### constraint.sdc
create_clock -name core_clock -period 6.41 [get_ports {CLK}]
set_input_delay 1.2820 -clock core_clock [delete_from_list [all_inputs] [get_ports {CLK}]]
set_output_delay 1.2820 -clock core_clock [all_outputs]
set_load 0.01 [all_outputs]
### config.mk
export PLATFORM = sky130hd
export DESIGN_NAME = alu
export DESIGN_NICKNAME = alu
export VERILOG_FILES = /design/flow/design.v
export SDC_FILE = /design/flow/constraint.sdc
export NUM_CORES = 4
export LEC_CHECK = 0
export CAP_MARGIN = 15
export CORE_MARGIN = 2
export CORE_UTILIZATION = 68
export CTS_CLUSTER_DIAMETER = 27
export CTS_CLUSTER_SIZE = 32
export SETUP_SLACK_MARGIN = 1.24
export SLEW_MARGIN = 20
### run.sh
#!/bin/bash
# the make line also repeats each setting of config.mk as NAME=value (left out here)
make -C /OpenROAD-flow-scripts/flow DESIGN_CONFIG=/design/flow/config.mk WORK_HOME=/design/flow/orfs CLKGATE_MAP_FILE= finish
### design.v
module alu(OPA, OPB, CIN,INP_VALID, CLK, RST, CMD, CE, MODE, COUT, OFLOW, RES, G, E, L, ERR);
    input ['d8-1:0] OPA, OPB;
    input CLK, RST, CE, MODE, CIN;
    input [1:0] INP_VALID;
    input ['d4-1:0] CMD;
    output reg ['d16-1:0] RES;
    output reg COUT;
    output reg OFLOW;
    output reg G;
    output reg E;
    output reg L;
    output reg ERR;
    reg ['d16-1:0] RES_next;
    reg COUT_next, OFLOW_next, G_next, E_next, L_next, ERR_next;
    reg ['d16-1:0] res_t;
    reg cout_t, oflow_t, g_t, e_t, l_t, err_t;
    always @(posedge CLK or posedge RST) begin
        if (RST) begin
            RES <= {'d16{1'b0}};
            COUT <= 1'b0;
            OFLOW <= 1'b0;
            G <= 1'b0;
            E <= 1'b0;
            L <= 1'b0;
            ERR <= 1'b0;
        end
        else begin
                RES <= RES_next;
                COUT <= COUT_next;
                OFLOW <= OFLOW_next;
                G <= G_next;
                E <= E_next;
                L <= L_next;
                ERR <= ERR_next;
        end
    end
    always @(posedge CLK) begin
        res_t = {'d16{1'b0}};
        cout_t = 1'b0;
        oflow_t = 1'b0;
        g_t = 1'b0;
        e_t = 1'b0;
        l_t = 1'b0;
        err_t = 1'b0;
        if (CE) begin
            if (MODE) begin
                case (CMD)
                   'd0: begin
                        if (INP_VALID == 'b11) begin
                            res_t = OPA+ OPB;
                            cout_t = res_t[8]; 
                        end
                   end
                   'd1: begin
                        if (INP_VALID == 'b11) begin
                            oflow_t = (OPA < OPB);
                            res_t = OPA - OPB;
                        end
                   end
                   'd2: begin
                        if (INP_VALID == 'b11) begin
                            res_t = OPA + OPB + CIN;
                            cout_t = res_t[8];
                        end
                   end
                   'd3: begin
                        if (INP_VALID == 'b11) begin
                            oflow_t = (OPA < (OPB + CIN));
                            res_t = OPA - OPB - CIN;
                        end
                   end
                   'd4:  begin
                        if (INP_VALID[0] == 'b1) begin
                            res_t = OPA + 1;
                        end
                   end
                   'd5: begin
                        if (INP_VALID[0] == 'b1) begin
                            res_t = OPA - 1;
                            if (OPA == {'d8{1'b0}}) oflow_t = 1;
                        end
                   end
                   'd6: begin
                        if (INP_VALID[1] == 'b1) begin
                            res_t = OPB + 1;
                        end
                   end
                   'd7: begin
                        if (INP_VALID[1] == 'b1) begin
                            res_t = OPB - 1;
                            if (OPB == {'d8{1'b0}}) oflow_t = 1;
                        end
                   end
                   'd8: begin
                        if (INP_VALID == 'b11) begin
                            if (OPA == OPB) begin
                                e_t = 1'b1;
                                g_t = 1'b0;
                                l_t = 1'b0;
                            end
                            else if (OPA > OPB) begin
                                e_t = 1'b0;
                                g_t = 1'b1;
                                l_t = 1'b0;
                            end
                            else begin
                                e_t = 1'b0;
                                g_t = 1'b0;
                                l_t = 1'b1;
                            end
                        end
                   end
                   'd9: begin
                        if (INP_VALID == 'b11) begin
                            res_t = (OPA + 1) * (OPB + 1);
                        end
                   end
                   'd10: begin
                        if (INP_VALID == 'b11) begin
                            res_t = (OPA << 1) * (OPB);
                        end
                   end
                   'd11: begin
                        if (INP_VALID == 'b11) begin
                            res_t = $signed(OPA) + $signed(OPB);
                            oflow_t =((OPA[7] == OPB[7]) && (res_t[7] != OPA[7]));
                            cout_t = res_t[8];
                            if ($signed(res_t) < 0) l_t = 1'b1;
                            else if ($signed(res_t) > 0) g_t = 1'b1;
                            else e_t = 1'b1;
                        end
                   end
                   'd12: begin
                        if (INP_VALID == 'b11) begin
                            res_t = $signed(OPA) - $signed(OPB);
                            oflow_t = ((OPA[7] != OPB[7]) && (res_t[7] != OPA[7]));
                            cout_t = res_t[8];
                            if ($signed(res_t) < 0) l_t = 1'b1;
                            else if ($signed(res_t) > 0) g_t = 1'b1;
                            else e_t = 1'b1;
                        end
                   end
                   default:;
               endcase
            end
            else begin
                case (CMD)
                    'd0:begin
                        if (INP_VALID == 'b11) res_t = {1'b0, OPA & OPB};
                    end
                    'd1:begin
                        if (INP_VALID == 'b11) res_t = {1'b0, ~(OPA & OPB)};
                    end
                    'd2:begin
                        if (INP_VALID == 'b11)res_t = {1'b0, OPA | OPB};
                    end
                    'd3:begin
                        if (INP_VALID == 'b11)res_t = {1'b0, ~(OPA | OPB)};
                    end
                    'd4:begin
                        if (INP_VALID == 'b11) res_t = {1'b0, OPA ^ OPB};
                    end
                    'd5:begin
                        if (INP_VALID == 'b11) res_t = {1'b0, ~(OPA ^ OPB)};
                    end
                    'd6:begin
                        if (INP_VALID[0] == 'b1)
                            res_t = ~OPA &{'d8 {1'b1}};
                    end
                    'd7:begin
                        if (INP_VALID[1] == 'b1)
                            res_t =  ~OPB&{'d8{1'b1}};
                    end
                    'd8:begin
                        if (INP_VALID[0] == 'b1)
                            res_t = (OPA >> 1) &{'d8{1'b1}} ;
                    end
                    'd9:begin
                        if (INP_VALID[0] == 'b1)
                            res_t = (OPA << 1)&{'d8{1'b1}};
                    end
                    'd10:begin
                        if (INP_VALID[1] == 'b1)
                            res_t = (OPB >> 1)&{'d8{1'b1}};
                    end
                    'd11:begin
                        if (INP_VALID[1] == 'b1)
                            res_t = (OPB << 1)&{'d8{1'b1}};
                    end
                    'd12:begin
                        if (INP_VALID == 'b11) begin
                            if (!(|OPB['d8-1:'d2+1])) begin
                                res_t = ((OPA <<  OPB['d2:0]) | (OPA >> ('d8 -  OPB['d2:0])))&{'d8{1'b1}};
                            end
                            else err_t = 1'b1;
                        end
                    end
                    'd13:begin
                        if (INP_VALID == 'b11) begin
                            if (!(|OPB['d8-1:'d2+1])) begin
                                res_t = ((OPA >> OPB['d2:0]) | (OPA << ('d8 - OPB['d2:0]))) &{'d8{1'b1}};
                            end
                            else err_t = 1'b1;
                        end
                    end
                    default: ;
                endcase
            end
            if(!(MODE == 1 && (CMD == 'd10 || CMD == 'd9 || CMD == 'd12 || CMD == 'd11)))
                res_t = res_t & {'d8{1'b1}};
        end
        RES_next <= res_t;
        COUT_next <= cout_t;
        OFLOW_next <= oflow_t;
        G_next <= g_t;
        E_next <= e_t;
        L_next <= l_t;
        ERR_next <= err_t;
    end
endmodule
==> flow_summary.json, run 1 <==
{
  "avgSynthCellArea_um2": 7.971,
  "num_rows": 44,
  "num_io_pins": 49,
  "synth_flops": 44,
  "common_cells": "inv_1 (150), nor2_1 (143), ha_1 (108)",
  "dp.cells": 1581,
  "htreeDepth": 2,
  "hpwl_mm": 30.84,
  "portBuffers": 48,
  "core_um2": 14590,
  "globalplace.congestion": 1.090,
  "async_flop_share_pct": 50.00,
  "error": "[ERROR GRT-0232] Routing congestion too high. Check the congestion heatmap in the GUI.",
  "area_leaders": "fa_1 (17%), ha_1 (13%), inv_1 (5.5%), dfrtp_1 (5.4%), nor2_1 (5.3%)",
  "ys.flop_type": "dfxtp_1",
  "cts_made_buffers": 5,
  "ys_area_um2": 10210,
  "synthesis.yosys.warnings": 1,
  "ys_cells": 1281,
  "dieHeight_um": 126.5,
  "floorplan.nets": 1502,
  "grt_usage_pct": 78.94,
  "edf_count": 0,
  "synth_cells": 1281,
  "status": "aborted with a tool error",
  "synth_top_area_share_pct": 16.86,
  "preCtsSetupSlack_ns": -0.3656,
  "fa_ha_area_share_pct": 30.09,
  "root_buffer": "clkbuf_16",
  "top_area_cell": "fa_1",
  "postCtsHoldBufs": 0,
  "synth_cell_types": 94,
  "haltStage": "global routing",
  "synthTopLogicFamily": "adder cells",
  "compound_area_share_pct": 18.93,
  "die-area_um2": 16010,
  "fp_util_pct": 69.99,
  "ys_seq_share_pct": 9.705,
  "syn-cell-area_um2": 10210,
  "xor_share_pct": 9.153,
  "clockBufferDepth": 2,
  "cts.sinks": 44,
  "top_cell": "inv_1",
  "die_w_um": 126.5,
  "simple_gate_area_share_pct": 19.61,
  "mux_area_share_pct": 3.566,
  "overflow": 82
}
what timing repair did:
action	4_1_cts
buffers inserted	29
pin swaps	63
endpoints found under the setup margin	13
gates resized	172
gates cloned	0
per-stage QoR:
| stage | cell area (um2) | power [mW] |
|---|---|---|
| global placement | 11810 | 2.296 |
| CTS | 12730 | 2.951 |
| detailed placement | 11810 | 2.393 |
| floorplan | 10520 | 1.670 |
routing by layer:
layer	GRT usage, %	GRT overflow
met5	20.74	0
met4	79.38	20
met3	66.09	0
met2	94.81	62
met1	78.45	0
==> run 2: changes to the inputs <==
ABC_AREA = 1   (was default)
CAP_MARGIN = 20   (was 15)
CORE_UTILIZATION = 69   (was 68)
CTS_CLUSTER_DIAMETER = 390   (was 27)
CTS_CLUSTER_SIZE = 99   (was 32)
PLACE_DENSITY = 0.42   (was default)
SETUP_SLACK_MARGIN = default   (was 1.24)
clock period = 5.4 ns   (was 6.41 ns; I/O delays follow)
==> run 2 against run 1 <==
  * The flow again stops in global routing
  * Die size up 2.1%
  * Synthesized area rose by 3.7%
  * Synthesized cell count grew 29%
==> flow_summary.json, run 2 <==
{
  "core_um2": 15090,
  "synth_top_area_share_pct": 16.27,
  "ys.flop_type": "dfxtp_1",
  "preCtsSetupSlack_ns": -0.9386,
  "top_area_cell": "fa_1",
  "ys_seq_share_pct": 9.363,
  "cts_made_buffers": 5,
  "error": "[ERROR GRT-0232] Routing congestion too high. Check the congestion heatmap in the GUI.",
  "overflow": 132,
  "status": "aborted with a tool error",
  "grt_usage_pct": 76.15,
  "htreeDepth": 2,
  "xor_share_pct": 2.802,
  "synth_flops": 44,
  "num_io_pins": 49,
  "avgSynthCellArea_um2": 6.407,
  "dieHeight_um": 127.9,
  "die_w_um": 127.9,
  "num_rows": 45,
  "ys_cells": 1652,
  "top_cell": "nand2_1",
  "portBuffers": 48,
  "edf_count": 0,
  "simple_gate_area_share_pct": 32.08,
  "area_leaders": "fa_1 (16%), nand2_1 (15%), ha_1 (13%), inv_1 (10%), nand3_1 (5.5%)",
  "compound_area_share_pct": 12.84,
  "postCtsHoldBufs": 0,
  "dp.cells": 1992,
  "clockBufferDepth": 2,
  "haltStage": "global routing",
  "synthTopLogicFamily": "simple AND/OR/NAND/NOR gates",
  "floorplan.nets": 1873,
  "fa_ha_area_share_pct": 29.03,
  "die-area_um2": 16350,
  "common_cells": "nand2_1 (413), inv_1 (294), nor2_1 (133)",
  "hpwl_mm": 32.83,
  "cts.sinks": 44,
  "synthesis.yosys.warnings": 1,
  "async_flop_share_pct": 50.00,
  "synth_cell_types": 55,
  "globalplace.congestion": 1.147,
  "syn-cell-area_um2": 10580,
  "root_buffer": "clkbuf_16",
  "ys_area_um2": 10580,
  "fp_util_pct": 70.14,
  "synth_cells": 1652,
  "mux_area_share_pct": 0
}
==> run 2: per-layer routing <==
| metal | GRT usage [%] | overflow |
|---|---|---|
| met2 | 93.90 | 62 |
| met1 | 75.25 | 1 |
| met3 | 59.35 | 1 |
| met5 | 17.96 | 0 |
| met4 | 80.03 | 68 |
==> run 2: stage by stage <==
step | instance area [um2] | hold WS (ns) | total power [mW]
3_5_place_dp | 12240 | 0.3220 | 2.797
3_3_place_gp | 12240 | 0.3166 | 2.692
4_1_cts | 12790 | 0.3290 | 3.325
2_1_floorplan | 10660 | 0.3163 | 1.835
==> run 2: what timing repair did <==
action / in CTS
endpoints found under the setup margin: 11
gates resized: 106
hold endpoints to repair: 0
pin swaps: 28
gates cloned: 0
buffers inserted: 15
==> run 3: changes to the inputs <==
CAP_MARGIN = 0   (was 20)
CORE_ASPECT_RATIO = 1.43   (was default)
CORE_UTILIZATION = 72   (was 69)
CTS_CLUSTER_DIAMETER = 265   (was 390)
CTS_CLUSTER_SIZE = 15   (was 99)
GPL_ROUTABILITY_DRIVEN = 1   (was default)
PLACE_DENSITY = default   (was 0.42)
PLACE_DENSITY_LB_ADDON = 0.17   (was default)
SETUP_SLACK_MARGIN = 0.17   (was default)
TNS_END_PERCENT = 10   (was default)
clock period = 5.86 ns   (was 5.4 ns; I/O delays follow)
==> run 3 against run 2 <==
  * Synthesized cell count stayed put
  * Synthesized area stayed put
  * Die size is 3.9% lower
  * The run again fails in global routing
==> flow_summary.json, run 3 <==
{
  "htreeDepth": 2,
  "async_flop_share_pct": 50.00,
  "dp.cells": 1973,
  "top_cell": "nand2_1",
  "top_area_cell": "fa_1",
  "synth_flops": 44,
  "die_w_um": 105.4,
  "ys_seq_share_pct": 9.363,
  "area_leaders": "fa_1 (16%), nand2_1 (15%), ha_1 (13%), inv_1 (10%), nand3_1 (5.5%)",
  "fp_util_pct": 72.88,
  "portBuffers": 48,
  "ys_cells": 1652,
  "grt_usage_pct": 72.77,
  "compound_area_share_pct": 12.84,
  "simple_gate_area_share_pct": 32.08,
  "num_rows": 53,
  "floorplan.nets": 1873,
  "mux_area_share_pct": 0,
  "hpwl_mm": 32.15,
  "fa_ha_area_share_pct": 29.03,
  "haltStage": "global routing",
  "cts_made_buffers": 5,
  "synthTopLogicFamily": "simple AND/OR/NAND/NOR gates",
  "die-area_um2": 15700,
  "core_um2": 14520,
  "cts.sinks": 44,
  "clockBufferDepth": 2,
  "xor_share_pct": 2.802,
  "num_io_pins": 49,
  "root_buffer": "clkbuf_16",
  "error": "[ERROR GRT-0232] Routing congestion too high. Check the congestion heatmap in the GUI.",
  "ys_area_um2": 10580,
  "edf_count": 0,
  "ys.flop_type": "dfxtp_1",
  "status": "aborted with a tool error",
  "syn-cell-area_um2": 10580,
  "overflow": 19,
  "avgSynthCellArea_um2": 6.407,
  "dieHeight_um": 149.0,
  "placed_cell_area_um2": 12050,
  "synth_cells": 1652,
  "synthesis.yosys.warnings": 1,
  "synth_top_area_share_pct": 16.27,
  "postCtsHoldBufs": 0,
  "globalplace.congestion": 1.222,
  "common_cells": "nand2_1 (413), inv_1 (294), nor2_1 (133)",
  "synth_cell_types": 55
}
run 3: routing by layer:
layer	GRT overflow	track usage [%]
met2	7	92.45
met5	0	20.45
met4	9	73.33
met3	0	54.08
met1	3	71.95
run 3: stage by stage:
stage               TNS, ns  total power, mW  utilization, %  setup slack, ns
floorplan                 0            1.662               -           0.1924
global placement     -4.082            2.341           82.95          -0.5554
detailed placement   -6.068            2.468           82.95          -0.8377
CTS                       0            2.972           85.77           0.1304
run 3: timing repair:
action / CTS
hold endpoints to repair: 0
setup buffers: 5
pin swaps: 17
resized: 64
setup endpoints to repair: 11
==> run 4: changes to the inputs <==
ABC_AREA = default   (was 1)
CAP_MARGIN = 20   (was 0)
CORE_ASPECT_RATIO = default   (was 1.43)
CORE_UTILIZATION = 71   (was 72)
CTS_CLUSTER_DIAMETER = default   (was 265)
CTS_CLUSTER_SIZE = 35   (was 15)
GPL_ROUTABILITY_DRIVEN = default   (was 1)
HOLD_SLACK_MARGIN = -0.09   (was default)
PLACE_DENSITY = 0.65   (was default)
PLACE_DENSITY_LB_ADDON = default   (was 0.17)
SETUP_SLACK_MARGIN = -0.54   (was 0.17)
TNS_END_PERCENT = default   (was 10)
clock period = 5.71 ns   (was 5.86 ns; I/O delays follow)
==> run 4 against run 3 <==
  * Synthesized cell count decreased by 22%
  * Synthesized area decreased by 3.5%
  * Die size decreased by 2.2%
  * The layout now fails its checks (setup timing)
==> flow_summary.json, run 4 <==
{
  "status": "finished with violations",
  "check.faults": "setup timing",
  "ys.flop_type": "dfxtp_1",
  "postCtsHoldBufs": 0,
  "hold_depth": 0,
  "cp.arrival_ns": 6.35,
  "p_int_mw": 1.701,
  "compound_area_share_pct": 18.93,
  "fin_crit_sh_pct": 109.4,
  "pg_clk_mw": 0.339,
  "final_util_pct": 86.91,
  "relSlewSlack_pct": 16.48,
  "rsz0062_at_grt": "yes",
  "xor_share_pct": 9.153,
  "pg_comb_mw": 2.71,
  "crit_buf_inv": 5,
  "common_cells": "inv_1 (150), nor2_1 (143), ha_1 (108)",
  "worstPathCellList": "dlygate4sd2_1 > and4_4 > nand4_1 > xnor2_4 > nand2b_4 > fa_1 > fa_1 > inv_1 > fa_1 > inv_1 > fa_1 > inv_1 > ha_1 > buf_4 > xnor2_1 > a21oi_1 > nand3_1 > nor2_1 > a31oi_1",
  "synth_top_area_share_pct": 16.86,
  "num_rows": 43,
  "cp_max_fo": 4,
  "cpMostUsedCell": "fa_1",
  "p_comb_share_pct": 80.5,
  "worstHoldPathType": "reg2reg",
  "htreeDepth": 2,
  "die-area_um2": 15360,
  "r2r-start": "COUT_next",
  "ys_seq_share_pct": 9.705,
  "synth_flops": 44,
  "path_class": "in2reg",
  "core_um2": 13990,
  "grt_pass1_wl_mm": 62.24,
  "top_usage_layer": "met2",
  "netSwitchingPower_mw": 1.662,
  "placed_cell_area_um2": 11790,
  "drc": 0,
  "drv_cap": 0,
  "maxSlewViolCount": 0,
  "finalSetupViolations": 9,
  "synth_cells": 1281,
  "area_leaders": "fa_1 (17%), ha_1 (13%), inv_1 (5.5%), dfrtp_1 (5.4%), nor2_1 (5.3%)",
  "max_slew.worst_pin.slew_ns": 1.241,
  "powerDensity_nw_per_um2": 276.6,
  "root_buffer": "clkbuf_16",
  "end_kind": "flip-flop",
  "synthToLayoutAreaGrowth_pct": 19.07,
  "dieHeight_um": 123.9,
  "cts.reportedPaths.clkPinSlew_ns": 0.06,
  "crit_path_end": "RES_next[8]",
  "min_from": "RES_next[9]",
  "cts.sinks": 44,
  "grt_max_degree": 39,
  "async_flop_share_pct": 50.00,
  "clock_latency_ns": 0.29,
  "min_delay_worst_endpoint": "RES[9]",
  "gr-usage-met2_pct": 76.85,
  "overflow": 0,
  "grt_util_met1_pct": 60.73,
  "pwr-share-clk_pct": 10.1,
  "period_needed_ns": 6.247,
  "top_area_cell": "fa_1",
  "vias_per_cell": 7.139,
  "cp_top_family": "adder cells",
  "synthesis.yosys.warnings": 1,
  "critPathSlowestCell": "a31oi_1",
  "top_cell": "inv_1",
  "final_antenna_net_count": 0,
  "p_seq_mw": 0.318,
  "log.warning_count": 49,
  "fmax_mhz": 160.1,
  "final_hold_viol_count": 0,
  "edf_count": 0,
  "synth_cell_types": 94,
  "num_vias": 11540,
  "leakage_nw": 5.782,
  "simple_gate_area_share_pct": 19.61,
  "syn-cell-area_um2": 10210,
  "ir_drop_mv": 0.4793,
  "power.group.top": "combinational logic",
  "grt_usage_pct": 54.45,
  "ys_area_um2": 10210,
  "ys_cells": 1281,
  "portBuffers": 48,
  "hpwl_mm": 29.80,
  "wl_mm": 40.63,
  "r2r_end": "COUT",
  "clockBufferDepth": 2,
  "startpoint_type": "input port",
  "power_frac_seq_pct": 9.5,
  "use_met3_pct": 28.39,
  "nets": 1655,
  "grt_pass1_vias": 11450,
  "avgSynthCellArea_um2": 7.971,
  "timing.final.ws_setup_ns": -0.5375,
  "drtIter0Drc": 2219,
  "synthTopLogicFamily": "adder cells",
  "num_io_pins": 49,
  "antenna_found_initial": 3,
  "critPathRequiredTime_ns": 5.81,
  "cts_tree": "done",
  "avgRoutedWirePerCell_um": 25.14,
  "swShare_pct": 49.42,
  "cts_made_buffers": 5,
  "globalplace.congestion": 1.071,
  "finish.instance_area_um2": 12160,
  "floorplan.nets": 1502,
  "r2r_slack_ns": 5.19,
  "slowest_delay_ns": 0.72,
  "fp_util_pct": 73.00,
  "cp.depth": 19,
  "reg2reg_depth": 0,
  "mux_area_share_pct": 3.566,
  "die_w_um": 123.9,
  "startpoint": "OPB[3]",
  "first_pass_iters": 14,
  "skew_ns": 0.004496,
  "fa_ha_area_share_pct": 30.09
}
-- run 4: layout make-up --
cell class	instances	area (um2)
multi-input combinational	1015	8483
fill	737	1831
timing repair buffer	210	1683
sequential	44	991.0
inverter	158	595.6
tap	180	225.2
clock buffer	6	138.9
clock inverter	2	38.79
antenna	1	2.502
-- run 4: routing by layer --
layer / routed length, um / part of all wire (%)
met5: 91 / 0.22
met2: 16280 / 40
met3: 6740 / 17
met1: 13030 / 32
met4: 4484 / 11
-- run 4: repair_timing --
item	4_1_cts	5_1_grt
buffers inserted	6	1
pin swaps	14	12
resized	34	30
endpoints found under the setup margin	4	6
-- run 4: through the flow --
| step | power [mW] | worst slack [ns] | std cells | TNS (ns) | hold slack [ns] |
|---|---|---|---|---|---|
| global placement | 2.598 | -0.8759 | 1603 | -6.870 | 0.3166 |
| CTS | 3.152 | -0.5291 | 1615 | -2.715 | 0.3277 |
| floorplan | 1.751 | -0.5087 | 1281 | -1.334 | 0.3163 |
| global route | 3.510 | -0.5704 | 1615 | -3.760 | 0.3290 |
| detailed placement | 2.734 | -1.154 | 1603 | -8.264 | 0.3195 |
| finish | 3.363 | -0.5375 | 1616 | -2.541 | 0.3219 |
==> run 5: changes to the inputs <==
ABC_AREA = 1   (was default)
CORE_UTILIZATION = 63   (was 71)
CTS_CLUSTER_DIAMETER = 205   (was default)
CTS_CLUSTER_SIZE = 99   (was 35)
HOLD_SLACK_MARGIN = default   (was -0.09)
PLACE_DENSITY = default   (was 0.65)
SETUP_SLACK_MARGIN = default   (was -0.54)
TNS_END_PERCENT = 40   (was default)
clock period = 4.11 ns   (was 5.71 ns; I/O delays follow)
==> run 5 against run 4 <==
  * The layout still fails its checks (setup timing)
  * Flip-flop count is the same
  * Core utilization shrank 2.4 points
  * Sequential share of layout area shrank 1.1 points
  * Clock skew grew 0.00058 ns
  * Largest cell class unchanged
  * Register-to-register slack lost 1.8 ns
  * Synthesized area grew 3.7%
  * Final cell count grew 31%
  * Global-route usage shrank 4.6 points
  * Clock power grew 45%
  * Combinational power grew 85%
  * Wire length grew 27%
  * Setup slack lost 0.89 ns
==> flow_summary.json, run 5 <==
{
  "grt_pass1_wl_mm": 68.74,
  "cp_top_family": "adder cells",
  "mux_area_share_pct": 0,
  "status": "finished with violations",
  "ys.flop_type": "dfxtp_1",
  "placed_cell_area_um2": 12890,
  "edf_count": 0,
  "leakage_nw": 7.309,
  "pg_clk_mw": 0.493,
  "antenna_found_initial": 6,
  "synth_top_area_share_pct": 16.27,
  "top_cell": "nand2_1",
  "grt_max_degree": 32,
  "cp.depth": 26,
  "cts.sinks": 44,
  "syn-cell-area_um2": 10580,
  "finalPower_mw": 5.954,
  "period_needed_ns": 5.538,
  "ys_cells": 1652,
  "simple_gate_area_share_pct": 32.08,
  "ys_area_um2": 10580,
  "synthesis.yosys.warnings": 1,
  "core_um2": 16520,
  "dp.cells": 2069,
  "nets": 2120,
  "synth_flops": 44,
  "floorplan.nets": 1873,
  "final_antenna_net_count": 0,
  "slowest_delay_ns": 0.58,
  "top_area_cell": "fa_1",
  "clockBufferDepth": 2,
  "reg2reg_depth": 0,
  "p_seq_mw": 0.445,
  "async_flop_share_pct": 50.00,
  "min_delay_worst_endpoint": "COUT",
  "path_class": "in2reg",
  "critPathRequiredTime_ns": 4.30,
  "fin_crit_sh_pct": 134.7,
  "crit_path_end": "RES_next[8]",
  "synthTopLogicFamily": "simple AND/OR/NAND/NOR gates",
  "power.group.top": "combinational logic",
  "critPathSlowestCell": "fa_1",
  "finalNonFillerCells": 2120,
  "final_hold_viol_count": 0,
  "cp.arrival_ns": 5.72,
  "vias_per_cell": 6.715,
  "clock_latency_ns": 0.29,
  "xor_share_pct": 2.802,
  "overflow": 0,
  "root_buffer": "clkbuf_16",
  "check.faults": "setup timing",
  "finish.instance_area_um2": 13960,
  "avgRoutedWirePerCell_um": 24.41,
  "num-fill-cells": 983,
  "finalSetupViolations": 12,
  "max_slew.worst_pin.slew_ns": 0.9701,
  "r2r-start": "RES_next[13]",
  "r2r_end": "RES[13]",
  "preCtsSetupSlack_ns": -1.875,
  "power_frac_seq_pct": 7.5,
  "swShare_pct": 52.44,
  "num_io_pins": 49,
  "portBuffers": 48,
  "grt_pass1_vias": 12820,
  "common_cells": "nand2_1 (413), inv_1 (294), nor2_1 (133)",
  "dieHeight_um": 133.6,
  "skew_ns": 0.005076,
  "htreeDepth": 2,
  "timing.final.ws_setup_ns": -1.428,
  "min_from": "COUT_next",
  "avgSynthCellArea_um2": 6.407,
  "fmax_mhz": 180.6,
  "compound_area_share_pct": 12.84,
  "first_pass_iters": 30,
  "pg_comb_mw": 5.02,
  "final.setup.tns_ns": -12.60,
  "cp_max_fo": 4,
  "drc": 0,
  "area_leaders": "fa_1 (16%), nand2_1 (15%), ha_1 (13%), inv_1 (10%), nand3_1 (5.5%)",
  "ir_drop_mv": 0.5840,
  "ys_seq_share_pct": 9.363,
  "num_vias": 14240,
  "startpoint": "OPA[1]",
  "maxSlewViolCount": 0,
  "num_rows": 47,
  "hpwl_mm": 34.16,
  "cts.reportedPaths.clkPinSlew_ns": 0.07,
  "p_int_mw": 2.832,
  "wl_mm": 51.74,
  "hold_depth": 0,
  "drtIter0Drc": 2930,
  "cts_tree": "done",
  "synth_cell_types": 55,
  "globalplace.congestion": 1.122,
  "netSwitchingPower_mw": 3.122,
  "fa_ha_area_share_pct": 29.03,
  "log.warning_count": 51,
  "synth_cells": 1652,
  "powerDensity_nw_per_um2": 426.4,
  "rsz0062_at_grt": "yes",
  "crit_buf_inv": 7,
  "drv_cap": 0,
  "postCtsHoldBufs": 0,
  "die_w_um": 133.6,
  "cts_made_buffers": 5,
  "relSlewSlack_pct": 35.17,
  "worstHoldPathType": "reg2reg",
  "r2r_slack_ns": 3.39,
  "die-area_um2": 17850,
  "cpMostUsedCell": "fa_1",
  "synthToLayoutAreaGrowth_pct": 31.92,
  "insertedDiodeCount": 0,
  "p_comb_share_pct": 84.2,
  "pwr-share-clk_pct": 8.3,
  "fp_util_pct": 64.05,
  "end_kind": "flip-flop",
  "grt_usage_pct": 49.87,
  "startpoint_type": "input port"
}
-- run 5: cell type report --
type                    instances  area, um2  share of cell area [%]
flip-flops and latches         44      991.0                   7.097
clock inverters                 2      38.79                  0.2778
well taps                     220      275.3                   1.972
multi-input cells            1241       8872                   63.55
inverters                     316       1204                   8.621
clock buffers                   6      138.9                  0.9947
repair buffers                291       2442                   17.49
-- run 5: metrics by stage --
| stage | utilization (%) | hold slack (ns) |
|---|---|---|
| floorplan | - | 0.3163 |
| global route | 84.49 | 0.3327 |
| finish | 84.49 | 0.3313 |
| detailed placement | 78.00 | 0.3195 |
| CTS | 82.15 | 0.3298 |
| global placement | 78.00 | 0.3166 |
-- run 5: timing repair --
action,4_1_cts,5_1_grt
endpoints found under the setup margin,13,12
gates resized,159,84
buffers inserted,30,17
pin swaps,91,61
endpoints found under the hold margin,0,0
-- run 5: routing by layer --
| layer | part of all wire [%] | vias up | global-route usage, % |
|---|---|---|---|
| li1 | - | 5764 | - |
| met2 | 40 | 1519 | 78.32 |
| met1 | 31 | 6336 | 60.31 |
| met3 | 18 | 606 | 13.85 |
| met5 | 0.26 | - | 2.778 |
| met4 | 11 | 10 | 31.50 |
==> run 6: changes to the inputs <==
ABC_AREA = default   (was 1)
CORE_UTILIZATION = 70   (was 63)
CTS_CLUSTER_DIAMETER = 28   (was 205)
CTS_CLUSTER_SIZE = 74   (was 99)
SETUP_SLACK_MARGIN = 1.63   (was default)
TNS_END_PERCENT = default   (was 40)
clock period = 5.63 ns   (was 4.11 ns; I/O delays follow)
==> run 6 against run 5 <==
  * The run now fails in global routing
  * Synthesized cell count decreased by 22%
  * Die size decreased by 13%
  * Synthesized area decreased by 3.5%
==> flow_summary.json, run 6 <==
{
  "root_buffer": "clkbuf_16",
  "die-area_um2": 15570,
  "cts.sinks": 44,
  "num_io_pins": 49,
  "dp.cells": 1615,
  "status": "aborted with a tool error",
  "synthesis.yosys.warnings": 1,
  "error": "[ERROR GRT-0116] Global routing finished with congestion. Check the congestion regions in the DRC Viewer.",
  "htreeDepth": 2,
  "floorplan.nets": 1502,
  "synth_cell_types": 94,
  "mux_area_share_pct": 3.566,
  "globalplace.congestion": 1.086,
  "preCtsSetupSlack_ns": -0.9872,
  "common_cells": "inv_1 (150), nor2_1 (143), ha_1 (108)",
  "ys_area_um2": 10210,
  "simple_gate_area_share_pct": 19.61,
  "ys_seq_share_pct": 9.705,
  "xor_share_pct": 9.153,
  "overflow": 50,
  "haltStage": "global routing",
  "top_area_cell": "fa_1",
  "cts_made_buffers": 5,
  "synth_top_area_share_pct": 16.86,
  "async_flop_share_pct": 50.00,
  "num_rows": 44,
  "ys.flop_type": "dfxtp_1",
  "ys_cells": 1281,
  "area_leaders": "fa_1 (17%), ha_1 (13%), inv_1 (5.5%), dfrtp_1 (5.4%), nor2_1 (5.3%)",
  "avgSynthCellArea_um2": 7.971,
  "clockBufferDepth": 2,
  "dieHeight_um": 124.8,
  "syn-cell-area_um2": 10210,
  "synth_cells": 1281,
  "compound_area_share_pct": 18.93,
  "fp_util_pct": 71.06,
  "edf_count": 0,
  "core_um2": 14370,
  "hpwl_mm": 31.52,
  "top_cell": "inv_1",
  "placed_cell_area_um2": 12080,
  "synth_flops": 44,
  "grt_usage_pct": 77.11,
  "portBuffers": 48,
  "die_w_um": 124.8,
  "fa_ha_area_share_pct": 30.09,
  "synthTopLogicFamily": "adder cells"
}
run 6: metal layers:
metal,GRT overflow,global-route usage [%]
met2,19,93.89
met4,29,76.14
met5,0,21.90
met1,1,77.52
met3,1,61.94
run 6: through the flow:
step	hold slack (ns)	TNS (ns)
floorplan	0.3163	-0.2345
CTS	0.3289	0
detailed placement	0.3202	-7.742
global placement	0.3166	-6.183
run 6: repair_timing:
item                                    4_1_cts
gates resized                               217
setup buffers                                32
endpoints found under the setup margin       19
gates cloned                                  0
pin swaps                                   109
hold buffers                                  0
hold endpoints to repair                      0
==> run 7: changes to the inputs <==
CORE_UTILIZATION = 59   (was 70)
CTS_CLUSTER_DIAMETER = default   (was 28)
CTS_CLUSTER_SIZE = default   (was 74)
SETUP_SLACK_MARGIN = 1.52   (was 1.63)
clock period = 6.41 ns   (was 5.63 ns; I/O delays follow)
==> run 7 against run 6 <==
  * Now clean on timing, DRC and antenna
  * Synthesized area did not move
  * Synthesized cell count is the same
  * Die size is 18% higher
==> flow_summary.json, run 7 <==
{
  "worstHoldPathType": "reg2reg",
  "r2r_slack_ns": 6.00,
  "edf_count": 0,
  "nets": 1686,
  "relSlewSlack_pct": 42.71,
  "swShare_pct": 48.21,
  "core_um2": 17120,
  "p_seq_mw": 0.283,
  "path_class": "in2reg",
  "grt_usage_pct": 44.24,
  "cts.sinks": 44,
  "power.group.top": "combinational logic",
  "cp_top_family": "adder cells",
  "powerDensity_nw_per_um2": 267.6,
  "startpoint_type": "input port",
  "globalplace.congestion": 1.030,
  "pg_clk_mw": 0.288,
  "final_hold_viol_count": 0,
  "synth_flops": 44,
  "cts_tree": "done",
  "timing.final.ws_setup_ns": 0.4502,
  "synthTopLogicFamily": "adder cells",
  "async_flop_share_pct": 50.00,
  "grt_pass1_vias": 10880,
  "max_slew.worst_pin.slew_ns": 0.8567,
  "power_frac_seq_pct": 8.0,
  "fmax_mhz": 167.8,
  "rsz0062_at_grt": "yes",
  "pwr-share-clk_pct": 8.1,
  "postCtsHoldBufs": 0,
  "wl_mm": 41.86,
  "num_rows": 48,
  "drtIter0Drc": 1648,
  "final_antenna_net_count": 0,
  "cts.reportedPaths.clkPinSlew_ns": 0.06,
  "p_int_mw": 1.836,
  "cts_made_buffers": 5,
  "cp_max_fo": 3,
  "num-fill-cells": 1215,
  "startpoint": "OPA[2]",
  "vias_per_cell": 6.672,
  "antenna_found_initial": 3,
  "top_cell": "inv_1",
  "status": "finished clean",
  "cp.arrival_ns": 6.12,
  "synth_cells": 1281,
  "portBuffers": 48,
  "fp_util_pct": 59.66,
  "ys.flop_type": "dfxtp_1",
  "min_from": "RES_next[15]",
  "num_vias": 11280,
  "insertedDiodeCount": 0,
  "crit_buf_inv": 8,
  "xor_share_pct": 9.153,
  "clock_latency_ns": 0.29,
  "crit_path_end": "RES_next[13]",
  "p_comb_share_pct": 83.9,
  "skew_ns": 0.004941,
  "cp.depth": 24,
  "log.warning_count": 51,
  "ys_cells": 1281,
  "worstPathCellList": "buf_4 > buf_4 > buf_4 > nand2_2 > nor4_4 > buf_6 > buf_12 > xnor2_4 > buf_6 > nor2_2 > fa_1 > fa_1 > fa_1 > inv_1 > fa_1 > inv_1 > ha_4 > nand3_2 > a2111o_1 > nand3_4 > nor2_1 > xnor2_1 > a22oi_1 > a21oi_1",
  "clockBufferDepth": 2,
  "min_delay_worst_endpoint": "RES[15]",
  "netSwitchingPower_mw": 1.709,
  "synth_cell_types": 94,
  "ys_seq_share_pct": 9.705,
  "leakage_nw": 6.054,
  "overflow": 0,
  "syn-cell-area_um2": 10210,
  "finalSetupViolations": 0,
  "maxSlewViolCount": 0,
  "area_leaders": "fa_1 (17%), ha_1 (13%), inv_1 (5.5%), dfrtp_1 (5.4%), nor2_1 (5.3%)",
  "dieHeight_um": 135.6,
  "root_buffer": "clkbuf_16",
  "finalNonFillerCells": 1691,
  "r2r_end": "RES[2]",
  "mux_area_share_pct": 3.566,
  "reg2reg_depth": 0,
  "end_kind": "flip-flop",
  "grt_pass1_wl_mm": 61.44,
  "dp.cells": 1638,
  "simple_gate_area_share_pct": 19.61,
  "critPathSlowestCell": "fa_1",
  "die-area_um2": 18380,
  "drc": 0,
  "grt_max_degree": 28,
  "htreeDepth": 2,
  "pg_comb_mw": 2.97,
  "first_pass_iters": 11,
  "num_io_pins": 49,
  "synthesis.yosys.warnings": 1,
  "slowest_delay_ns": 0.55,
  "synth_top_area_share_pct": 16.86,
  "critPathRequiredTime_ns": 6.57,
  "r2r-start": "RES_next[2]",
  "avgRoutedWirePerCell_um": 24.75,
  "die_w_um": 135.6,
  "fin_crit_sh_pct": 92.98,
  "floorplan.nets": 1502,
  "synthToLayoutAreaGrowth_pct": 29.70,
  "ir_drop_mv": 0.3817,
  "preCtsSetupSlack_ns": -0.4305,
  "top_area_cell": "fa_1",
  "fa_ha_area_share_pct": 30.09,
  "avgSynthCellArea_um2": 7.971,
  "ys_area_um2": 10210,
  "common_cells": "inv_1 (150), nor2_1 (143), ha_1 (108)",
  "hold_slack_ns": 0.3216,
  "hpwl_mm": 30.47,
  "drv_cap": 0,
  "compound_area_share_pct": 18.93,
  "finalPower_mw": 3.544,
  "cpMostUsedCell": "fa_1",
  "hold_depth": 0,
  "period_needed_ns": 5.960
}
-- run 7: timing repair --
item	in CTS	in global routing
pin swaps	63	77
setup endpoints to repair	13	13
buffers inserted	32	13
gates resized	144	69
-- run 7: layout make-up --
type	instances	area (um2)	share of cell area [%]
clock buffers	5	125.1	0.9447
clock inverters	3	47.55	0.3590
inverters	158	614.3	4.639
multi-input cells	1015	9087	68.62
flip-flops and latches	44	991.0	7.482
well taps	225	281.5	2.126
repair buffers	241	2097	15.83
-- run 7: routing by layer --
metal | track usage [%] | part of all wire (%) | vias to the layer above
met2 | 70.54 | 45 | 892
li1 | - | - | 4797
met1 | 55.51 | 36 | 5303
met5 | 0 | 0.069 | -
met4 | 27.20 | 7.8 | 6
met3 | 8.268 | 12 | 285
-- run 7: metrics by stage --
step           area [um2]  setup TNS [ns]  utilization (%)
2_1_floorplan       10530               0                -
3_3_place_gp        12010          -1.154            70.15
3_5_place_dp        12010          -1.511            70.15
4_1_cts             12840               0            75.02
5_1_grt             13240               0            77.38
6_report            13240               0            77.38
==> run 8: changes to the inputs <==
ABC_AREA = 1   (was default)
CORE_ASPECT_RATIO = 0.5   (was default)
CORE_UTILIZATION = 63   (was 59)
CTS_CLUSTER_DIAMETER = 205   (was default)
CTS_CLUSTER_SIZE = 99   (was default)
SETUP_SLACK_MARGIN = default   (was 1.52)
clock period = 4.17 ns   (was 6.41 ns; I/O delays follow)
==> run 8 against run 7 <==
  * The layout now fails its checks (setup timing)
  * Combinational power grew 63%
  * First-iteration DRC count grew 120%
  * Wire length grew 29%
  * Sequential power grew 55%
  * Flip-flop count is the same
  * Cell area grew 3.9%
  * Core utilization grew 6.6 points
  * Critical path depth shrank 5
  * Die size shrank 2.5%
  * Critical endpoint unchanged
  * Highest routed layer unchanged
==> flow_summary.json, run 8 <==
{
  "finalSetupViolations": 12,
  "finalPower_mw": 5.717,
  "syn-cell-area_um2": 10580,
  "clockBufferDepth": 2,
  "leakage_nw": 7.201,
  "drc": 0,
  "num_io_pins": 49,
  "ys_seq_share_pct": 9.363,
  "dieHeight_um": 95.65,
  "fmax_mhz": 176.1,
  "placed_cell_area_um2": 12810,
  "rsz0062_at_grt": "yes",
  "num_vias": 14590,
  "final_antenna_net_count": 0,
  "ys_cells": 1652,
  "synth_flops": 44,
  "final_hold_viol_count": 0,
  "check.faults": "setup timing",
  "skew_ns": 0.002615,
  "cts.sinks": 44,
  "crit_buf_inv": 4,
  "num-fill-cells": 953,
  "cp.arrival_ns": 5.86,
  "common_cells": "nand2_1 (413), inv_1 (294), nor2_1 (133)",
  "vias_per_cell": 6.897,
  "power.group.top": "combinational logic",
  "worstPathCellList": "buf_4 > buf_4 > nand2_1 > fa_1 > inv_1 > fa_1 > fa_2 > fa_1 > ha_1 > a21oi_1 > o21ai_1 > a21oi_1 > nor2_1 > nor2_1 > xor2_1 > buf_4 > o21ai_2 > nor2_2 > nor2_1",
  "crit_path_end": "RES_next[13]",
  "period_needed_ns": 5.680,
  "dp.cells": 2064,
  "area_leaders": "fa_1 (16%), nand2_1 (15%), ha_1 (13%), inv_1 (10%), nand3_1 (5.5%)",
  "grt_usage_pct": 55.93,
  "globalplace.congestion": 1.155,
  "top_cell": "nand2_1",
  "wl_mm": 54.17,
  "grt_pass1_wl_mm": 74.60,
  "async_flop_share_pct": 50.00,
  "critPathRequiredTime_ns": 4.35,
  "powerDensity_nw_per_um2": 415.4,
  "p_comb_share_pct": 84.6,
  "ys_area_um2": 10580,
  "top_area_cell": "fa_1",
  "min_from": "G_next",
  "edf_count": 0,
  "floorplan.nets": 1873,
  "pg_clk_mw": 0.440,
  "min_delay_worst_endpoint": "G",
  "postCtsHoldBufs": 0,
  "final_util_pct": 83.95,
  "end_kind": "flip-flop",
  "hold_depth": 0,
  "status": "finished with violations",
  "cp_max_fo": 14,
  "simple_gate_area_share_pct": 32.08,
  "hold_slack_ns": 0.3236,
  "hpwl_mm": 38.07,
  "reg2reg_depth": 0,
  "root_buffer": "clkbuf_16",
  "relSlewSlack_pct": 44.58,
  "cts.reportedPaths.clkPinSlew_ns": 0.06,
  "fin_crit_sh_pct": 136.2,
  "preCtsSetupSlack_ns": -1.999,
  "overflow": 0,
  "ys.flop_type": "dfxtp_1",
  "startpoint_type": "input port",
  "log.warning_count": 51,
  "cts_tree": "done",
  "pwr-share-clk_pct": 7.7,
  "portBuffers": 48,
  "netSwitchingPower_mw": 3.031,
  "finish.instance_area_um2": 13760,
  "pg_comb_mw": 4.84,
  "max_slew.worst_pin.slew_ns": 0.8304,
  "num_rows": 33,
  "slowest_delay_ns": 0.85,
  "clock_latency_ns": 0.29,
  "critPathSlowestCell": "fa_2",
  "cp_top_family": "adder cells",
  "cts_made_buffers": 5,
  "fa_ha_area_share_pct": 29.03,
  "r2r_end": "RES[14]",
  "swShare_pct": 53.03,
  "p_int_mw": 2.685,
  "timing.final.ws_setup_ns": -1.510,
  "ir_drop_mv": 0.4186,
  "r2r_slack_ns": 3.75,
  "synth_cell_types": 55,
  "final.setup.tns_ns": -12.58,
  "avgRoutedWirePerCell_um": 25.60,
  "synthTopLogicFamily": "simple AND/OR/NAND/NOR gates",
  "mux_area_share_pct": 0,
  "htreeDepth": 2,
  "nets": 2106,
  "die-area_um2": 17920,
  "synthesis.yosys.warnings": 1,
  "fp_util_pct": 64.57,
  "r2r-start": "RES_next[14]",
  "drtIter0Drc": 3658,
  "core_um2": 16390,
  "drv_cap": 0,
  "p_seq_mw": 0.438,
  "grt_pass1_vias": 13280,
  "compound_area_share_pct": 12.84,
  "path_class": "in2reg",
  "synthToLayoutAreaGrowth_pct": 30.02,
  "cp.depth": 19,
  "synth_cells": 1652,
  "first_pass_iters": 23,
  "grt_max_degree": 32,
  "xor_share_pct": 2.802,
  "avgSynthCellArea_um2": 6.407,
  "maxSlewViolCount": 0,
  "die_w_um": 187.3,
  "antenna_found_initial": 4,
  "worstHoldPathType": "reg2reg",
  "startpoint": "OPB[3]",
  "synth_top_area_share_pct": 16.27,
  "finalNonFillerCells": 2116,
  "power_frac_seq_pct": 7.7
}
## run 8: area by class of cell
cell class                      instances  area, um2  share of cell area [%]
Timing Repair Buffer                  277       2295                   16.68
Inverter                              316       1204                   8.747
Antenna cell                            3      7.507                 0.05456
Tap cell                              227      284.0                   2.064
Clock inverter                          2      35.03                  0.2546
Sequential cell                        44      991.0                   7.201
Multi-Input combinational cell       1241       8816                   64.07
Clock buffer                            6      128.9                  0.9365
## run 8: what timing repair did
item | 4_1_cts | 5_1_grt
hold endpoints to repair | 0 | 0
setup endpoints to repair | 13 | 12
pin swaps | 47 | 35
gates resized | 128 | 59
buffers inserted | 28 | 14
## run 8: layer usage
| layer | global-route usage (%) | share of wire [%] | vias up |
|---|---|---|---|
| li1 | - | - | 5746 |
| met2 | 82.28 | 37 | 1707 |
| met3 | 31.58 | 20 | 705 |
| met1 | 62.82 | 32 | 6424 |
| met5 | 1.374 | 0.34 | - |
| met4 | 36.64 | 11 | 12 |
==> run 9: changes to the inputs <==
ABC_AREA = 0   (was 1)
CAP_MARGIN = 0   (was 20)
CORE_ASPECT_RATIO = 1.43   (was 0.5)
CORE_UTILIZATION = 72   (was 63)
CTS_CLUSTER_DIAMETER = default   (was 205)
CTS_CLUSTER_SIZE = default   (was 99)
GPL_ROUTABILITY_DRIVEN = 1   (was default)
PLACE_DENSITY = 0.67   (was default)
SETUP_SLACK_MARGIN = 0.17   (was default)
TNS_END_PERCENT = 10   (was default)
clock period = 5.88 ns   (was 4.17 ns; I/O delays follow)
==> run 9 against run 8 <==
  * The flow now stops in global routing
  * Synthesized area down 3.5%
  * Die size down 15%
  * Synthesized cell count down 22%
==> flow_summary.json, run 9 <==
{
  "synth_cells": 1281,
  "synth_top_area_share_pct": 16.86,
  "synth_cell_types": 94,
  "ys.flop_type": "dfxtp_1",
  "clockBufferDepth": 2,
  "ys_seq_share_pct": 9.705,
  "dp.cells": 1611,
  "synthTopLogicFamily": "adder cells",
  "synthesis.yosys.warnings": 1,
  "dieHeight_um": 146.4,
  "compound_area_share_pct": 18.93,
  "postCtsHoldBufs": 0,
  "hpwl_mm": 31.80,
  "fp_util_pct": 73.00,
  "root_buffer": "clkbuf_16",
  "cts.sinks": 44,
  "top_cell": "inv_1",
  "overflow": 137,
  "syn-cell-area_um2": 10210,
  "area_leaders": "fa_1 (17%), ha_1 (13%), inv_1 (5.5%), dfrtp_1 (5.4%), nor2_1 (5.3%)",
  "die_w_um": 103.6,
  "synth_flops": 44,
  "core_um2": 13990,
  "htreeDepth": 2,
  "async_flop_share_pct": 50.00,
  "avgSynthCellArea_um2": 7.971,
  "ys_area_um2": 10210,
  "num_io_pins": 49,
  "common_cells": "inv_1 (150), nor2_1 (143), ha_1 (108)",
  "error": "[ERROR GRT-0232] Routing congestion too high. Check the congestion heatmap in the GUI.",
  "portBuffers": 48,
  "haltStage": "global routing",
  "globalplace.congestion": 1.186,
  "preCtsSetupSlack_ns": -1.014,
  "edf_count": 0,
  "mux_area_share_pct": 3.566,
  "num_rows": 52,
  "status": "aborted with a tool error",
  "top_area_cell": "fa_1",
  "die-area_um2": 15170,
  "fa_ha_area_share_pct": 30.09,
  "grt_usage_pct": 74.62,
  "floorplan.nets": 1502,
  "ys_cells": 1281,
  "simple_gate_area_share_pct": 19.61,
  "xor_share_pct": 9.153,
  "cts_made_buffers": 5
}
## run 9: what timing repair did
action / in CTS
resized: 124
pin swaps: 46
endpoints found under the setup margin: 11
setup buffers: 13
## run 9: stage by stage
| stage | hold slack [ns] | cell area, um2 |
|---|---|---|
| CTS | 0.3285 | 12470 |
| detailed placement | 0.3195 | 11950 |
| global placement | 0.3176 | 11950 |
| floorplan | 0.3163 | 10440 |
## run 9: layer usage
| layer | overflow | track usage [%] |
|---|---|---|
| met1 | 0 | 72.47 |
| met2 | 82 | 97.25 |
| met3 | 0 | 52.14 |
| met4 | 55 | 81.82 |
| met5 | 0 | 5.844 |
==> run 10: changes to the inputs <==
ABC_AREA = default   (was 0)
CAP_MARGIN = 20   (was 0)
CELL_PAD_IN_SITES_GLOBAL_PLACEMENT = 2   (was default)
CORE_ASPECT_RATIO = default   (was 1.43)
CORE_UTILIZATION = 40   (was 72)
CTS_CLUSTER_SIZE = 60   (was default)
GPL_ROUTABILITY_DRIVEN = default   (was 1)
MAX_ROUTING_LAYER = met4   (was default)
PLACE_DENSITY = default   (was 0.67)
SETUP_SLACK_MARGIN = 0.72   (was 0.17)
TNS_END_PERCENT = default   (was 10)
clock period = 8.0 ns   (was 5.88 ns; I/O delays follow)
==> run 10 against run 9 <==
  * The run now finishes clean
  * Die size rose by 77%
  * Synthesized cell count did not move
  * Synthesized area did not move
==> flow_summary.json, run 10 <==
{
  "async_flop_share_pct": 50.00,
  "p_int_mw": 0.9285,
  "p_seq_mw": 0.227,
  "grt_pass1_vias": 9856,
  "r2r-start": "OFLOW_next",
  "core_um2": 25110,
  "maxSlewViolCount": 0,
  "overflow": 0,
  "cts_tree": "done",
  "fa_ha_area_share_pct": 30.09,
  "cp_max_fo": 5,
  "fmax_mhz": 140.6,
  "simple_gate_area_share_pct": 19.61,
  "globalplace.congestion": 0.9447,
  "powerDensity_nw_per_um2": 167.4,
  "startpoint": "OPA[3]",
  "synth_cells": 1281,
  "path_class": "in2reg",
  "common_cells": "inv_1 (150), nor2_1 (143), ha_1 (108)",
  "pg_comb_mw": 1.46,
  "cp.arrival_ns": 7.27,
  "insertedDiodeCount": 0,
  "synth_cell_types": 94,
  "r2r_slack_ns": 7.60,
  "ir_drop_mv": 0.1713,
  "netSwitchingPower_mw": 0.9760,
  "log.warning_count": 49,
  "r2r_end": "OFLOW",
  "startpoint_type": "input port",
  "final_util_pct": 45.30,
  "final_antenna_net_count": 0,
  "fin_crit_sh_pct": 88.90,
  "drtIter0Drc": 869,
  "die-area_um2": 26820,
  "drv_cap": 0,
  "mux_area_share_pct": 3.566,
  "num_io_pins": 49,
  "rsz0062_at_grt": "yes",
  "edf_count": 0,
  "num_vias": 9813,
  "relSlewSlack_pct": 30.16,
  "max_slew.worst_pin.slew_ns": 1.040,
  "final.setup.tns_ns": 0,
  "cp.depth": 20,
  "syn-cell-area_um2": 10210,
  "period_needed_ns": 7.112,
  "critPathRequiredTime_ns": 8.16,
  "p_comb_share_pct": 76.8,
  "final_hold_viol_count": 0,
  "nets": 1547,
  "status": "finished clean",
  "slowest_delay_ns": 0.59,
  "wl_mm": 40.46,
  "antenna_found_initial": 0,
  "ys_area_um2": 10210,
  "ys_cells": 1281,
  "portBuffers": 48,
  "avgRoutedWirePerCell_um": 24.45,
  "compound_area_share_pct": 18.93,
  "die_w_um": 163.8,
  "cts.reportedPaths.clkPinSlew_ns": 0.05,
  "timing.final.ws_setup_ns": 0.8879,
  "pwr-share-clk_pct": 11.3,
  "clockBufferDepth": 2,
  "num-fill-cells": 2631,
  "avgSynthCellArea_um2": 7.971,
  "area_leaders": "fa_1 (17%), ha_1 (13%), inv_1 (5.5%), dfrtp_1 (5.4%), nor2_1 (5.3%)",
  "cts.sinks": 44,
  "synthToLayoutAreaGrowth_pct": 11.40,
  "postCtsHoldBufs": 0,
  "synthesis.yosys.warnings": 1,
  "min_delay_worst_endpoint": "RES[10]",
  "root_buffer": "clkbuf_16",
  "top_area_cell": "fa_1",
  "swShare_pct": 51.25,
  "synth_top_area_share_pct": 16.86,
  "worstPathCellList": "clkdlybuf4s50_1 > nand4_1 > or3_1 > and2_1 > or2_2 > fa_1 > inv_1 > fa_1 > inv_1 > fa_1 > fa_1 > inv_1 > ha_1 > a211o_1 > a2111oi_0 > or3_1 > o21ai_0 > xor2_1 > a22oi_1 > a21oi_1",
  "critPathSlowestCell": "clkdlybuf4s50_1",
  "min_from": "RES_next[10]",
  "drc": 0,
  "grt_usage_pct": 31.83,
  "dieHeight_um": 163.8,
  "cpMostUsedCell": "fa_1",
  "synthTopLogicFamily": "adder cells",
  "hold_depth": 0,
  "power.group.top": "combinational logic",
  "leakage_nw": 5.172,
  "top_cell": "inv_1",
  "end_kind": "flip-flop",
  "xor_share_pct": 9.153,
  "htreeDepth": 2,
  "cts_made_buffers": 5,
  "finalSetupViolations": 0,
  "first_pass_iters": 6,
  "pg_clk_mw": 0.215,
  "grt_max_degree": 40,
  "ys.flop_type": "dfxtp_1",
  "grt_pass1_wl_mm": 61.75,
  "fp_util_pct": 40.67,
  "num_rows": 58,
  "ys_seq_share_pct": 9.705,
  "skew_ns": 0.002545,
  "preCtsSetupSlack_ns": 0.5207,
  "vias_per_cell": 5.929,
  "synth_flops": 44,
  "power_frac_seq_pct": 11.9,
  "cp_top_family": "adder cells",
  "hpwl_mm": 32.97,
  "crit_path_end": "RES_next[14]",
  "worstHoldPathType": "reg2reg",
  "floorplan.nets": 1502,
  "reg2reg_depth": 0,
  "clock_latency_ns": 0.28,
  "crit_buf_inv": 4
}
[run 10: repair_timing]
item / 4_1_cts / 5_1_grt
endpoints found under the setup margin: 0 / 5
setup buffers: 0 / 1
resized: 0 / 7
[run 10: metal layers]
layer,global-route usage (%),up-vias,share of wire (%)
met5,-,-,0
met4,12.36,0,3.9
met3,3.409,84,7.8
met2,49.31,424,44
met1,42.80,4807,44
li1,-,4498,-
[run 10: area by class of cell]
type	instances	area [um2]	area share [%]
tap	330	412.9	3.630
clock inverter	1	30.03	0.2640
sequential	44	991.0	8.712
inverter	158	595.6	5.236
multi-input combinational	1015	8332	73.25
timing repair buffer	102	888.4	7.810
clock buffer	5	125.1	1.100
[run 10: through the flow]
| step | std cells | area [um2] | hold slack [ns] | total power, mW |
|---|---|---|---|---|
| floorplan | 1281 | 10210 | 0.3163 | 1.248 |
| global placement | 1648 | 11180 | 0.3163 | 1.690 |
| detailed placement | 1648 | 11180 | 0.3195 | 1.672 |
| CTS | 1654 | 11330 | 0.3273 | 1.902 |
| global route | 1655 | 11370 | 0.3310 | 2.100 |
| finish | 1655 | 11370 | 0.3263 | 1.904 |
==> run 11: changes to the inputs <==
CELL_PAD_IN_SITES_GLOBAL_PLACEMENT = default   (was 2)
CORE_UTILIZATION = 65   (was 40)
CTS_CLUSTER_SIZE = default   (was 60)
MAX_ROUTING_LAYER = default   (was met4)
SETUP_SLACK_MARGIN = 1.25   (was 0.72)
clock period = 4.67 ns   (was 8.0 ns; I/O delays follow)
==> run 11 against run 10 <==
  * The run now fails in global routing
  * Die size shrank 38%
  * Synthesized area is the same
  * Synthesized cell count is the same
==> flow_summary.json, run 11 <==
{
  "synthesis.yosys.warnings": 1,
  "ys_area_um2": 10210,
  "die-area_um2": 16730,
  "preCtsSetupSlack_ns": -1.800,
  "synth_top_area_share_pct": 16.86,
  "globalplace.congestion": 1.081,
  "syn-cell-area_um2": 10210,
  "portBuffers": 48,
  "fp_util_pct": 66.92,
  "async_flop_share_pct": 50.00,
  "simple_gate_area_share_pct": 19.61,
  "clockBufferDepth": 2,
  "ys_cells": 1281,
  "dieHeight_um": 129.3,
  "xor_share_pct": 9.153,
  "postCtsHoldBufs": 0,
  "top_area_cell": "fa_1",
  "placed_cell_area_um2": 12450,
  "top_cell": "inv_1",
  "ys_seq_share_pct": 9.705,
  "area_leaders": "fa_1 (17%), ha_1 (13%), inv_1 (5.5%), dfrtp_1 (5.4%), nor2_1 (5.3%)",
  "htreeDepth": 2,
  "synth_flops": 44,
  "mux_area_share_pct": 3.566,
  "core_um2": 15260,
  "haltStage": "global routing",
  "cts.sinks": 44,
  "compound_area_share_pct": 18.93,
  "root_buffer": "clkbuf_16",
  "status": "aborted with a tool error",
  "avgSynthCellArea_um2": 7.971,
  "floorplan.nets": 1502,
  "num_rows": 45,
  "grt_usage_pct": 72.41,
  "edf_count": 0,
  "ys.flop_type": "dfxtp_1",
  "fa_ha_area_share_pct": 30.09,
  "die_w_um": 129.3,
  "num_io_pins": 49,
  "overflow": 74,
  "error": "[ERROR GRT-0232] Routing congestion too high. Check the congestion heatmap in the GUI.",
  "synth_cell_types": 94,
  "common_cells": "inv_1 (150), nor2_1 (143), ha_1 (108)",
  "synth_cells": 1281,
  "hpwl_mm": 31.02,
  "cts_made_buffers": 5,
  "synthTopLogicFamily": "adder cells"
}
-- run 11: layer usage --
metal  overflow  global-route usage, %
met1          1                  71.45
met2         40                  91.73
met3          0                  54.05
met4         33                  75.51
met5          0                  16.18
-- run 11: through the flow --
stage          total power, mW  util, %  TNS, ns  std cells
3_3_place_gp             3.467    81.60   -16.32       1684
2_1_floorplan            2.299        -   -5.952       1281
3_5_place_dp             3.580    81.60   -17.40       1684
4_1_cts                  4.311    89.11   -5.562       1722
-- run 11: what timing repair did --
action	in CTS
resized	234
pin swaps	98
endpoints found under the hold margin	0
endpoints found under the setup margin	21
cloned	1
buffers inserted	29
==> run 12: changes to the inputs <==
CORE_UTILIZATION = 72   (was 65)
CTS_CLUSTER_DIAMETER = 361   (was default)
CTS_CLUSTER_SIZE = 35   (was default)
HOLD_SLACK_MARGIN = -0.09   (was default)
PLACE_DENSITY = 0.65   (was default)
SETUP_SLACK_MARGIN = -0.54   (was 1.25)
clock period = 5.42 ns   (was 4.67 ns; I/O delays follow)
==> run 12 against run 11 <==
  * Now fails the layout checks on setup timing
  * Synthesized area stayed put
  * Die size shrank 9.4%
  * Synthesized cell count unchanged
==> flow_summary.json, run 12 <==
{
  "dieHeight_um": 123.1,
  "end_kind": "flip-flop",
  "log.warning_count": 51,
  "pg_clk_mw": 0.376,
  "powerDensity_nw_per_um2": 287.8,
  "ys.flop_type": "dfxtp_1",
  "syn-cell-area_um2": 10210,
  "wl_met2_mm": 16.23,
  "min_from": "RES_next[3]",
  "power_frac_seq_pct": 9.5,
  "final.setup.tns_ns": -3.056,
  "wl_met1_mm": 12.86,
  "overflow": 0,
  "cts_tree": "done",
  "num_vias": 11380,
  "die-area_um2": 15150,
  "cp.depth": 22,
  "num_io_pins": 49,
  "drc": 0,
  "preCtsSetupSlack_ns": -1.307,
  "startpoint_type": "input port",
  "hold_slack_ns": 0.3282,
  "insertedDiodeCount": 0,
  "grt_pass1_vias": 11240,
  "root_buffer": "clkbuf_16",
  "htreeDepth": 2,
  "dp.cells": 1600,
  "avgSynthCellArea_um2": 7.971,
  "globalplace.congestion": 1.162,
  "max_slew.worst_pin.slew_ns": 0.9253,
  "wl_mm": 39.18,
  "slowest_delay_ns": 0.57,
  "finalSetupViolations": 10,
  "floorplan.nets": 1502,
  "edf_count": 0,
  "core_um2": 13880,
  "hold_depth": 0,
  "grt_usage_pct": 51.66,
  "reg2reg_depth": 0,
  "synthesis.yosys.warnings": 1,
  "relSlewSlack_pct": 38.18,
  "status": "finished with violations",
  "critPathRequiredTime_ns": 5.61,
  "check.faults": "setup timing",
  "ir_drop_mv": 0.3237,
  "clockBufferDepth": 2,
  "simple_gate_area_share_pct": 19.61,
  "timing.final.ws_setup_ns": -0.4789,
  "synthToLayoutAreaGrowth_pct": 19.72,
  "p_int_mw": 1.765,
  "portBuffers": 48,
  "critPathSlowestCell": "fa_1",
  "grt_pass1_wl_mm": 59.57,
  "cts.sinks": 44,
  "cp_max_fo": 5,
  "top_cell": "inv_1",
  "synth_cell_types": 94,
  "drtIter0Drc": 2164,
  "xor_share_pct": 9.153,
  "async_flop_share_pct": 50.00,
  "p_comb_share_pct": 79.8,
  "cp_top_family": "adder cells",
  "synth_cells": 1281,
  "period_needed_ns": 5.899,
  "finalPower_mw": 3.518,
  "placed_cell_area_um2": 11810,
  "die_w_um": 123.1,
  "postCtsHoldBufs": 0,
  "worstPathCellList": "clkbuf_2 > ha_4 > nand3_1 > xnor2_2 > or2_2 > fa_1 > inv_1 > ha_1 > ha_1 > inv_1 > fa_1 > inv_1 > ha_1 > fa_2 > a21o_1 > a211o_1 > a2111oi_2 > or3_1 > o21ai_1 > xor2_1 > a22oi_1 > a21oi_1",
  "hpwl_mm": 28.50,
  "r2r-start": "RES_next[15]",
  "ys_cells": 1281,
  "ys_seq_share_pct": 9.705,
  "final_antenna_net_count": 0,
  "finalNonFillerCells": 1615,
  "top_layer_used": "met5",
  "first_pass_iters": 12,
  "final_hold_viol_count": 0,
  "drv_cap": 0,
  "p_seq_mw": 0.335,
  "common_cells": "inv_1 (150), nor2_1 (143), ha_1 (108)",
  "finish.instance_area_um2": 12220,
  "wl_met3_mm": 6.313,
  "r2r_slack_ns": 4.84,
  "pwr-share-clk_pct": 10.7,
  "ys_area_um2": 10210,
  "fa_ha_area_share_pct": 30.09,
  "r2r_end": "RES[15]",
  "leakage_nw": 5.803,
  "skew_ns": 0.01191,
  "top_area_cell": "fa_1",
  "netSwitchingPower_mw": 1.753,
  "maxSlewViolCount": 0,
  "grt_max_degree": 39,
  "synthTopLogicFamily": "adder cells",
  "min_delay_worst_endpoint": "RES[3]",
  "path_class": "in2reg",
  "startpoint": "OPA[0]",
  "nets": 1655,
  "power.group.top": "combinational logic",
  "worstHoldPathType": "reg2reg",
  "clock_latency_ns": 0.31,
  "final_util_pct": 88.07,
  "pg_comb_mw": 2.81,
  "crit_path_end": "RES_next[14]",
  "vias_per_cell": 7.048,
  "synth_flops": 44,
  "synth_top_area_share_pct": 16.86,
  "compound_area_share_pct": 18.93,
  "fin_crit_sh_pct": 108.8,
  "cts_made_buffers": 5,
  "num_rows": 43,
  "crit_buf_inv": 4,
  "antenna_found_initial": 0,
  "fp_util_pct": 73.56,
  "avgRoutedWirePerCell_um": 24.26,
  "fmax_mhz": 169.5,
  "mux_area_share_pct": 3.566,
  "cts.reportedPaths.clkPinSlew_ns": 0.08,
  "swShare_pct": 49.83,
  "area_leaders": "fa_1 (17%), ha_1 (13%), inv_1 (5.5%), dfrtp_1 (5.4%), nor2_1 (5.3%)",
  "cp.arrival_ns": 6.09
}
[run 12: per-layer routing]
layer | GRT usage, % | vias up
met3 | 19.28 | 375
met1 | 60.62 | 5161
met5 | 2.431 | -
li1 | - | 4738
met4 | 37.43 | 2
met2 | 77.18 | 1106
[run 12: timing repair]
action	in CTS	in global routing
endpoints found under the setup margin	8	6
pin swaps	22	14
endpoints found under the hold margin	0	0
gates cloned	0	0
buffers inserted	12	0
gates resized	49	35
[run 12: final cells by class]
class,instances,area (um2)
Clock inverter,3,46.29
Sequential cell,44,991.0
Multi-Input combinational cell,1015,8559
Fill cell,713,1657
Clock buffer,5,125.1
Timing Repair Buffer,210,1680
Tap cell,180,225.2
Inverter,158,596.8
Power and IR drop assume default switching activity.
